==> inputs of job 1470 <==
==> flow/design.v (excerpt) <==
module adpll_ctr
   (
    input                     rst,
    input                     clk,
    input                     valid,
    input [5-1:0] address,
    input [26-1:0] wdata,
    input                     wstrb,
    output [1:0]              rdata,
    output reg                ready,
    input                     data_mod,  
    output                    dco_pd,
    output reg [1:0]          dco_osc_gain,
    output [4:0]              dco_c_l_rall,
    output [4:0]              dco_c_l_row,
    output [4:0]              dco_c_l_col,
    output [15:0]             dco_c_m_rall,
    output [15:0]             dco_c_m_row,
    output [15:0]             dco_c_m_col,
    output [15:0]             dco_c_s_rall,
    output [15:0]             dco_c_s_row,
    output [15:0]             dco_c_s_col,
    output                    tdc_pd,
    output                    tdc_pd_inj,
    output reg [2:0]          tdc_ctr_freq,
    input [6:0]               tdc_ripple_count,
    input [15:0]              tdc_phase
    );
==> flow/config.mk <==
export PLATFORM = sky130hd
export DESIGN_NAME = adpll_ctr
export DESIGN_NICKNAME = adpll_ctr
export VERILOG_FILES = /design/flow/design.v
export SDC_FILE = /design/flow/constraint.sdc
export NUM_CORES = 4
export LEC_CHECK = 0
export CAP_MARGIN = 20
export CORE_MARGIN = 2
export CORE_UTILIZATION = 72
export CTS_CLUSTER_SIZE = 15
export SETUP_SLACK_MARGIN = 3.12
export SLEW_MARGIN = 20
==> flow/constraint.sdc <==
create_clock -name core_clock -period 12.1 [get_ports {clk}]
set_input_delay 2.4200 -clock core_clock [delete_from_list [all_inputs] [get_ports {clk}]]
set_output_delay 2.4200 -clock core_clock [all_outputs]
set_load 0.01 [all_outputs]
run.sh (not shown) runs the stock make flow with config.mk's settings and CLKGATE_MAP_FILE=.
==> job 2028: changes against job 1470 <==
--- a/flow/config.mk
+++ b/flow/config.mk
@@ -8,6 +8,4 @@
 export CAP_MARGIN = 20
 export CORE_MARGIN = 2
-export CORE_UTILIZATION = 72
-export CTS_CLUSTER_SIZE = 15
-export SETUP_SLACK_MARGIN = 3.12
+export CORE_UTILIZATION = 58
 export SLEW_MARGIN = 20
==> flow/constraint.sdc (replaced) <==
create_clock -name core_clock -period 32.3 [get_ports {clk}]
set_input_delay 6.4600 -clock core_clock [delete_from_list [all_inputs] [get_ports {clk}]]
set_output_delay 6.4600 -clock core_clock [all_outputs]
set_load 0.01 [all_outputs]
==> job 2739: changes against job 1470 <==
--- a/flow/config.mk
+++ b/flow/config.mk
@@ -8,6 +8,5 @@
 export CAP_MARGIN = 20
 export CORE_MARGIN = 2
-export CORE_UTILIZATION = 72
-export CTS_CLUSTER_SIZE = 15
-export SETUP_SLACK_MARGIN = 3.12
+export CORE_UTILIZATION = 40
+export PLACE_DENSITY = 0.6
 export SLEW_MARGIN = 20
==> flow/constraint.sdc (replaced) <==
create_clock -name core_clock -period 39.3 [get_ports {clk}]
set_input_delay 7.8600 -clock core_clock [delete_from_list [all_inputs] [get_ports {clk}]]
set_output_delay 7.8600 -clock core_clock [all_outputs]
set_load 0.01 [all_outputs]
==> job 2507: changes against job 1470 <==
--- a/flow/config.mk
+++ b/flow/config.mk
@@ -6,8 +6,11 @@
 export NUM_CORES = 4
 export LEC_CHECK = 0
-export CAP_MARGIN = 20
+export ABC_AREA = 1
+export CAP_MARGIN = 5
 export CORE_MARGIN = 2
 export CORE_UTILIZATION = 72
-export CTS_CLUSTER_SIZE = 15
-export SETUP_SLACK_MARGIN = 3.12
+export CTS_CLUSTER_DIAMETER = 374
+export CTS_CLUSTER_SIZE = 97
+export PLACE_DENSITY = 0.43
 export SLEW_MARGIN = 20
+export TNS_END_PERCENT = 10
==> flow/constraint.sdc (replaced) <==
create_clock -name core_clock -period 21.5 [get_ports {clk}]
set_input_delay 4.3000 -clock core_clock [delete_from_list [all_inputs] [get_ports {clk}]]
set_output_delay 4.3000 -clock core_clock [all_outputs]
set_load 0.01 [all_outputs]
==> reports/README.md <==
| Parameter | Value |
|:---|:---|
| Run status | stopped before the end |
| Tool Error | [ERROR GRT-0116] Global routing finished with congestion. Check the congestion regions in the DRC Viewer. |
| Post-synthesis cell count | 6307 |
| Synthesized-area fraction occupied by adder cells | 0.106 |
| Failing step | 5_1_grt |
| Core Rows | 89 |
| Post-synth top cells | nand2_1 (1793), inv_1 (822), o21ai_0 (810) |
| XOR Share, Synth | 0.0374 |
| Initial cell density of the core | 0.725 |
| Area share of and/or/nand/nor cells after synthesis | 0.263 |
[end of results for job 2507]
==> reports/README.md <==
| Parameter | Value |
|:---|:---|
| Area of the mapped netlist | 0.0458 mm^2 |
| Average cell area after synthesis | 8.11 um^2 |
| Run status | stopped before the end |
| Failing step | 3_5_place_dp |
| Placeable core area | 0.0630 mm^2 |
| Total Die Area | 0.0657 mm^2 |
| Top logic family | AND-OR/OR-AND gates |
| Tool Error | [ERROR DPL-0033] detailed placement checks failed during check placement. |
| Complex Gates by Area | 0.242 |
| Post-synthesis cell count | 5653 |
| Share of cell area taken by muxes after synthesis | 0.108 |
| Area share of and/or/nand/nor cells after synthesis | 0.181 |
| Synthesized-area fraction occupied by adder cells | 0.0989 |
| Initial cell density of the core | 0.728 |
| Post-synth top cells | nand2_1 (691), nor2_1 (482), a21oi_1 (424) |
| Dominant synthesized flop cell | dfrtp_1 |
| XOR Share, Synth | 0.0441 |
| Core Rows | 92 |
| Die X | 256 um |
[end of results for job 1470]
==> reports/README.md <==
| Parameter | Value |
|:---|:---|
| Post-synth top cells | nand2_1 (691), nor2_1 (482), a21oi_1 (424) |
| Total Die Area | 0.117 mm^2 |
| Clock Root Buffer | clkbuf_16 |
| Post-synthesis cell count | 5653 |
| Vias after detailed routing | 43200 |
| Run status | no timing/DRC/antenna violations |
| Layout Cells excl Fill | 7295 |
| XOR Share, Synth | 0.0441 |
| Worst EP arrival | 30.23 ns |
| Area of the mapped netlist | 0.0458 mm^2 |
| FILL cells | 11400 |
| Top cells by area | dfrtp_1 (23%), ha_1 (6.2%), mux2_2 (5.8%), nand2_1 (5.7%), a21oi_1 (4.6%) |
| Core Rows | 124 |
| Critical Path Slowest Stage Cell | or4b_4 |
| Number of nets at the end of the flow | 6100 |
| Initial cell density of the core | 0.402 |
| Synthesized-area fraction occupied by adder cells | 0.0989 |
| Dominant synthesized flop cell | dfrtp_1 |
| Area share of and/or/nand/nor cells after synthesis | 0.181 |
| Capturing element of the worst setup path | rdata[0] |
[end of results for job 2739]
==> reports/README.md <==
| Parameter | Value |
|:---|:---|
| Core Rows | 103 |
| Post-synthesis cell count | 5653 |
| Post-synth top cells | nand2_1 (691), nor2_1 (482), a21oi_1 (424) |
| Worst Setup Slack, final | -0.214 ns |
| Area share of and/or/nand/nor cells after synthesis | 0.181 |
| # setup viols final | 1 |
| XOR Share, Synth | 0.0441 |
| Run status | complete, but fails checks |
| Layout Cell Area excl Fill | 0.0607 mm^2 |
| Initial cell density of the core | 0.583 |
| Checks failing in the layout checks | setup timing |
[end of results for job 2028]

* * *

==> inputs of 02-07 <==
adpll_ctr again, from the RTL that the note above started with.
Design adpll_ctr, start of the top module:
module adpll_ctr
   (
    input                     rst,
    input                     clk,
    input                     valid,
    input [5-1:0] address,
    input [26-1:0] wdata,
    input                     wstrb,
    output [1:0]              rdata,
    output reg                ready,
    input                     data_mod,  
    output                    dco_pd,
    output reg [1:0]          dco_osc_gain,
    output [4:0]              dco_c_l_rall,
    output [4:0]              dco_c_l_row,
    output [4:0]              dco_c_l_col,
    output [15:0]             dco_c_m_rall,
    output [15:0]             dco_c_m_row,
    output [15:0]             dco_c_m_col,
    output [15:0]             dco_c_s_rall,
    output [15:0]             dco_c_s_row,
    output [15:0]             dco_c_s_col,
    output                    tdc_pd,
    output                    tdc_pd_inj,
    output reg [2:0]          tdc_ctr_freq,
    input [6:0]               tdc_ripple_count,
    input [15:0]              tdc_phase
    );
Settings: LEC_CHECK=0, ABC_AREA=1, CAP_MARGIN=20, CELL_PAD_IN_SITES_GLOBAL_PLACEMENT=3, CORE_ASPECT_RATIO=0.85, CORE_MARGIN=3, CORE_UTILIZATION=41, CTS_CLUSTER_DIAMETER=322, GPL_ROUTABILITY_DRIVEN=0, MAX_ROUTING_LAYER=met5, PLACE_DENSITY=0.54, SETUP_SLACK_MARGIN=0.12, SLEW_MARGIN=20, TNS_END_PERCENT=50; clock period 70.7 ns.
==> inputs of 05-19, as changes to 02-07 <==
Settings changed: ABC_AREA 1 to not set, CELL_PAD_IN_SITES_GLOBAL_PLACEMENT 3 to not set, CORE_ASPECT_RATIO 0.85 to not set, CORE_MARGIN 3 to 2, CORE_UTILIZATION 41 to 35, CTS_CLUSTER_DIAMETER 322 to not set, GPL_ROUTABILITY_DRIVEN 0 to not set, MAX_ROUTING_LAYER met5 to not set, PLACE_DENSITY 0.54 to 0.6, SETUP_SLACK_MARGIN 0.12 to not set, TNS_END_PERCENT 50 to not set.
==> flow/constraint.sdc (replaced) <==
create_clock -name core_clock -period 39.3 [get_ports {clk}]
set_input_delay 7.8600 -clock core_clock [delete_from_list [all_inputs] [get_ports {clk}]]
set_output_delay 7.8600 -clock core_clock [all_outputs]
set_load 0.01 [all_outputs]
==> inputs of 12-16, as changes to 02-07 <==
Settings changed: ABC_AREA 1 to not set, CELL_PAD_IN_SITES_GLOBAL_PLACEMENT 3 to not set, CORE_ASPECT_RATIO 0.85 to not set, CORE_MARGIN 3 to 2, CORE_UTILIZATION 41 to 65, CTS_CLUSTER_DIAMETER 322 to not set, GPL_ROUTABILITY_DRIVEN 0 to not set, MAX_ROUTING_LAYER met5 to met4, PLACE_DENSITY 0.54 to not set, SETUP_SLACK_MARGIN 0.12 to not set, TNS_END_PERCENT 50 to 5.
==> flow/constraint.sdc (replaced) <==
create_clock -name core_clock -period 32.3 [get_ports {clk}]
set_input_delay 6.4600 -clock core_clock [delete_from_list [all_inputs] [get_ports {clk}]]
set_output_delay 6.4600 -clock core_clock [all_outputs]
set_load 0.01 [all_outputs]
==> comparison table <==
Outcome: 02-07 no timing/DRC/antenna violations; 12-16 complete, but fails checks; 05-19 no timing/DRC/antenna violations
Layout check failures: 02-07 -; 12-16 negative setup slack; 05-19 -
Met3 demand-to-capacity share in global routing: 02-07 4.64%; 12-16 10.2%; 05-19 3.20%
Largest incremental delay on the critical path: 02-07 540 ps; 12-16 520 ps; 05-19 560 ps
Share of synthesized area occupied by flip-flops and latches: 02-07 28.5%; 12-16 26.5%; 05-19 26.5%
CTS buffer count: 02-07 58; 12-16 57; 05-19 59
AND/OR/NAND/NOR Cells, Area Fraction: 02-07 26.3%; 12-16 18.1%; 05-19 18.1%
GR Util met1: 02-07 39.0%; 12-16 58.6%; 05-19 30.9%
Count of cell instances traversed by the critical path: 02-07 132; 12-16 105; 05-19 103
Finished Core Util: 02-07 46.5%; 12-16 86.8%; 05-19 40.6%
Sum of buffers and inverters on the critical path: 02-07 15; 12-16 15; 05-19 11
Non-clock buffer count: 02-07 223; 12-16 1335; 05-19 399
Yosys chip area: 02-07 42600 um2; 12-16 45800 um2; 05-19 45800 um2

* * *

==> job 2728: inputs <==
adpll_ctr again, from the RTL that the note above started with.
make LEC_CHECK=0 CAP_MARGIN=10 CELL_PAD_IN_SITES_DETAIL_PLACEMENT=1 CORE_ASPECT_RATIO=1.08 CORE_MARGIN=7 CORE_UTILIZATION=62 GPL_ROUTABILITY_DRIVEN=1 MAX_ROUTING_LAYER=met5 SLEW_MARGIN=20 finish   # period 59.4 ns
==> job 8470 (differences from job 2728) <==
- ABC_AREA: default -> 1
- CAP_MARGIN: 10 -> 20
- CELL_PAD_IN_SITES_DETAIL_PLACEMENT: 1 -> default
- CORE_ASPECT_RATIO: 1.08 -> default
- CORE_MARGIN: 7 -> 2
- CORE_UTILIZATION: 62 -> 58
- CTS_CLUSTER_DIAMETER: default -> 323
- GPL_ROUTABILITY_DRIVEN: 1 -> default
- MAX_ROUTING_LAYER: met5 -> default
- PLACE_DENSITY: default -> 0.6
- TNS_END_PERCENT: default -> 5
==> flow/constraint.sdc (replaced) <==
create_clock -name core_clock -period 25.4 [get_ports {clk}]
set_input_delay 5.0800 -clock core_clock [delete_from_list [all_inputs] [get_ports {clk}]]
set_output_delay 5.0800 -clock core_clock [all_outputs]
set_load 0.01 [all_outputs]
==> job 2092 (differences from job 2728) <==
- CAP_MARGIN: 10 -> 5
- CELL_PAD_IN_SITES_DETAIL_PLACEMENT: 1 -> default
- CORE_ASPECT_RATIO: 1.08 -> default
- CORE_MARGIN: 7 -> 2
- CORE_UTILIZATION: 62 -> 71
- CTS_CLUSTER_DIAMETER: default -> 297
- GPL_ROUTABILITY_DRIVEN: 1 -> default
- MAX_ROUTING_LAYER: met5 -> met4
- PLACE_DENSITY: default -> 0.6
==> flow/constraint.sdc (replaced) <==
create_clock -name core_clock -period 21.8 [get_ports {clk}]
set_input_delay 4.3600 -clock core_clock [delete_from_list [all_inputs] [get_ports {clk}]]
set_output_delay 4.3600 -clock core_clock [all_outputs]
set_load 0.01 [all_outputs]
==> notes <==
- Synthesized cell count: job 2728 is lower than job 8470 (10%).
- Job 8470 finished but failed the layout checks on negative setup slack. Job 2728 died in global routing. Job 2092 aborted during clock tree synthesis.
- Die area: job 2092 < job 8470 < job 2728.
- Between job 2728 and job 8470, the lower area after synthesis is in job 8470 (gap about 8%, measured against job 8470).
==> figures <==
| quantity | job 2092 | job 8470 | job 2728 |
|---|---|---|---|
| Detailed placement HPWL | 145 mm | 112 mm | 151 mm |
| Total clock buffers created by CTS | - | 57 | 57 |
| Result of the run | stopped before the end | finished with violations | stopped before the end |
| Last stage reached | clock tree synthesis | - | global routing |
| Layout check failures | - | negative setup slack | - |
| Chip area | 0.0666 sq mm | 0.0756 sq mm | 0.0818 sq mm |
| Count of instantiated cells in the yosys netlist | 5653 | 6307 | 5653 |
| Instance area at placement | 0.0589 sq mm | 0.0525 sq mm | 0.0482 sq mm |
| Synth Cell Area | 0.0458 sq mm | 0.0426 sq mm | 0.0458 sq mm |
| Root Buffer | - | clkbuf_16 | clkbuf_16 |
| Overall die width | 258 um | 275 um | 276 um |
| Worst-case clock buffer depth | - | 3 | 3 |
| Synth mux share | 10.8% | 2.65% | 10.8% |
| Sequential element share of the synthesized area | 26.5% | 28.5% | 26.5% |
| Number of unique standard cell types used by synthesis | 121 | 85 | 121 |
| Final RePlAce weighted congestion | 1.18 | 1.01 | 1.05 |
| Syn_nets | 6024 | 6678 | 6024 |
| Post-Place Cells | 7786 | 8186 | 6529 |
| Summed standard-cell area reported by yosys | 0.0458 sq mm | 0.0426 sq mm | 0.0458 sq mm |
| Fp util | 71.5% | 58.5% | 62.6% |
| Die span in y | 258 um | 275 um | 297 um |

* * *

==> inputs of 05-27 <==
Starting RTL as in the previous note.
// adpll_ctr
module adpll_ctr
   (
    input                     rst,
    input                     clk,
    input                     valid,
    input [5-1:0] address,
    input [26-1:0] wdata,
    input                     wstrb,
    output [1:0]              rdata,
    output reg                ready,
    input                     data_mod,  
    output                    dco_pd,
    output reg [1:0]          dco_osc_gain,
    output [4:0]              dco_c_l_rall,
    output [4:0]              dco_c_l_row,
    output [4:0]              dco_c_l_col,
    output [15:0]             dco_c_m_rall,
    output [15:0]             dco_c_m_row,
    output [15:0]             dco_c_m_col,
    output [15:0]             dco_c_s_rall,
    output [15:0]             dco_c_s_row,
    output [15:0]             dco_c_s_col,
    output                    tdc_pd,
    output                    tdc_pd_inj,
    output reg [2:0]          tdc_ctr_freq,
    input [6:0]               tdc_ripple_count,
    input [15:0]              tdc_phase
    );
Settings: LEC_CHECK=0, CAP_MARGIN=20, CORE_MARGIN=2, CORE_UTILIZATION=66, MAX_ROUTING_LAYER=met4, SETUP_SLACK_MARGIN=5.0, SLEW_MARGIN=20, TNS_END_PERCENT=5; clock period 29.9 ns.
==> 05-22: changes against 05-27 <==
==> flow/config.mk (replaced) <==
export PLATFORM = sky130hd
export DESIGN_NAME = adpll_ctr
export DESIGN_NICKNAME = adpll_ctr
export VERILOG_FILES = /design/flow/design.v
export SDC_FILE = /design/flow/constraint.sdc
export NUM_CORES = 4
export LEC_CHECK = 0
export CAP_MARGIN = 5
export CORE_MARGIN = 2
export CORE_UTILIZATION = 71
export MAX_ROUTING_LAYER = met4
export PLACE_DENSITY = 0.6
export SLEW_MARGIN = 20
==> flow/constraint.sdc (replaced) <==
create_clock -name core_clock -period 19.7 [get_ports {clk}]
set_input_delay 3.9400 -clock core_clock [delete_from_list [all_inputs] [get_ports {clk}]]
set_output_delay 3.9400 -clock core_clock [all_outputs]
set_load 0.01 [all_outputs]
==> qor summary <==
metric                                                                              05-22                     05-27
Outcome                                                            stopped before the end    stopped before the end
Last stage reached                                                                4_1_cts                   5_1_grt
Syn Std Cell Area                                                             45800 sq um               45800 sq um
Summed standard-cell area reported by yosys                                   45800 sq um               45800 sq um
Adder-cell share of the synthesized area                                           0.0989                    0.0989
Dpl cells                                                                            7824                      7512
DIE HEIGHT                                                                         258 um                    268 um
Core ar.                                                                      64100 sq um               68700 sq um
Simple-Gate Fraction of Synth Area                                                  0.181                     0.181
Horiz. Die Dim                                                                     258 um                    268 um
Post-synth seq share                                                                0.265                     0.265
Library cell with the largest summed area after synthesis        sky130_fd_sc_hd__dfrtp_1  sky130_fd_sc_hd__dfrtp_1
Area of the die                                                               66600 sq um               71600 sq um
Std-Cell Rows                                                                          93                        96
Pre-CTS setup slack                                                              -9.41 ns                  -2.97 ns
YS warnings                                                                             6                         6
Number of different library cells in the post-synthesis netlist                       121                       121
Placement-stage cell area                                                     59200 sq um               56100 sq um
Flip-flop and latch count after synthesis                                             482                       482
Initial core utilization                                                            0.715                     0.667
HPWL reported at the end of detailed placement                                     146 mm                    128 mm
GP Congestion                                                                        1.13                      1.09
Synth Flop Type                                                  sky130_fd_sc_hd__dfrtp_1  sky130_fd_sc_hd__dfrtp_1
Xor/xnor share of the synthesized area                                             0.0441                    0.0441
